## sys_ref_core
module sys_ref_core #(parameter DATA_WIDTH = 8, ADDR_WIDTH = 4)
(
 input   wire                      CLK,
 input   wire                      RST,             
 input   wire  [DATA_WIDTH-1:0]    UART_RX_DATA,
 input   wire                      UART_RX_Valid,
 input   wire                      FIFO_FULL,
 output  wire  [DATA_WIDTH-1:0]    FIFO_WR_DATA,
 output  wire                      FIFO_WR_INC,
 output  wire  [DATA_WIDTH-1:0]    UART_Config,
 output  wire  [DATA_WIDTH-1:0]    Div_Ratio,
 output  wire                      CLKDIV_EN
);
wire                      WrEn;
wire                      RdEn;
wire  [ADDR_WIDTH-1:0]    Addr;
wire  [DATA_WIDTH-1:0]    Wr_Reg;
wire  [DATA_WIDTH-1:0]    Rd_Reg;
wire                      Rd_Reg_Valid;
wire  [DATA_WIDTH-1:0]    Operand_A;
wire  [DATA_WIDTH-1:0]    Operand_B;
wire  [3:0]               ALU_FUN;
wire                      ALU_EN;
wire                      CLKG_EN;
wire  [DATA_WIDTH*2-1:0]  ALU_OUT;
wire                      ALU_OUT_Valid;
SYS_CTRL U0_SYS_CTRL (
	.CLK(CLK),
	.RST(RST),
	.UART_RX_DATA(UART_RX_DATA),
	.UART_RX_Valid(UART_RX_Valid),
	.FIFO_FULL(FIFO_FULL),
	.FIFO_WR_DATA(FIFO_WR_DATA),
	.FIFO_WR_INC(FIFO_WR_INC),
	.ALU_OUT(ALU_OUT),
	.ALU_OUT_Valid(ALU_OUT_Valid),
	.ALU_EN(ALU_EN),
	.ALU_FUN(ALU_FUN),
	.CLKG_EN(CLKG_EN),
	.CLKDIV_EN(CLKDIV_EN),
	.Rd_Reg(Rd_Reg),
	.Rd_Reg_Valid(Rd_Reg_Valid),
	.Wr_Reg(Wr_Reg),
	.Addr(Addr),
	.RdEn(RdEn),
	.WrEn(WrEn)
	);
Register_File U0_Register_File (
	.WrData(Wr_Reg),
	.Adresss(Addr),
	.WrEn(WrEn),
	.RdEn(RdEn),
	.CLK(CLK),
	.RST(RST),
	.RdData(Rd_Reg),
	.RdData_Valid(Rd_Reg_Valid),
	.REG0(Operand_A),
	.REG1(Operand_B),
	.REG2(UART_Config),
	.REG3(Div_Ratio)
	);
  ...
==> flow/config.mk <==
export PLATFORM = sky130hd
export DESIGN_NAME = sys_ref_core
export DESIGN_NICKNAME = sys_ref_core
export VERILOG_FILES = /design/flow/design.v
export SDC_FILE = /design/flow/constraint.sdc
export NUM_CORES = 4
export LEC_CHECK = 0
export ABC_AREA = 1
export CAP_MARGIN = 20
export CORE_MARGIN = 2
export CORE_UTILIZATION = 66
export CTS_CLUSTER_SIZE = 74
export MAX_ROUTING_LAYER = met4
export PLACE_DENSITY = 0.6
export SLEW_MARGIN = 20
export TNS_END_PERCENT = 80
==> flow/constraint.sdc <==
create_clock -name core_clock -period 20.3 [get_ports {CLK}]
set_input_delay 4.0600 -clock core_clock [delete_from_list [all_inputs] [get_ports {CLK}]]
set_output_delay 4.0600 -clock core_clock [all_outputs]
set_load 0.01 [all_outputs]
run.sh (not shown) runs the stock make flow with config.mk's settings and CLKGATE_MAP_FILE=.
The starting point aborted during global routing.
Edit:
Settings changed: ABC_AREA 1 to not set, CORE_UTILIZATION 66 to 58, CTS_CLUSTER_SIZE 74 to not set, MAX_ROUTING_LAYER met4 to not set, TNS_END_PERCENT 80 to not set.
Clock period 20.3 ns to 15.5 ns, I/O delays scaled along.
What happened: This time the run produced a layout that fails on negative setup slack; synthesized area came out higher by 0.62%; die area came out higher by 14%; synthesized cell count came out lower by 21%.
Edit:
Settings changed: CORE_UTILIZATION 58 to 63, PLACE_DENSITY 0.6 to not set.
Clock period 15.5 ns to 15.8 ns, I/O delays scaled along.
The new run ran to the end with violations: negative setup slack. Sequential power fell by about 1%. Worst setup slack got worse by 1.8 ns. Total power increases by 0.89%. Design area goes up by 6.7%. Combinational power barely changes.
Edit:
Settings changed: CORE_UTILIZATION 63 to 72, CTS_CLUSTER_DIAMETER set to 132, PLACE_DENSITY set to 0.6.
Clock period 15.8 ns to 20.8 ns, I/O delays scaled along.
With this change the flow stopped in global routing, error GRT-0116.
Area after synthesis is unchanged.
Synthesized cell count stays the same.
Die area is lower by 12%.
Power figures rest on the tool's default switching activity, not on a simulated workload.
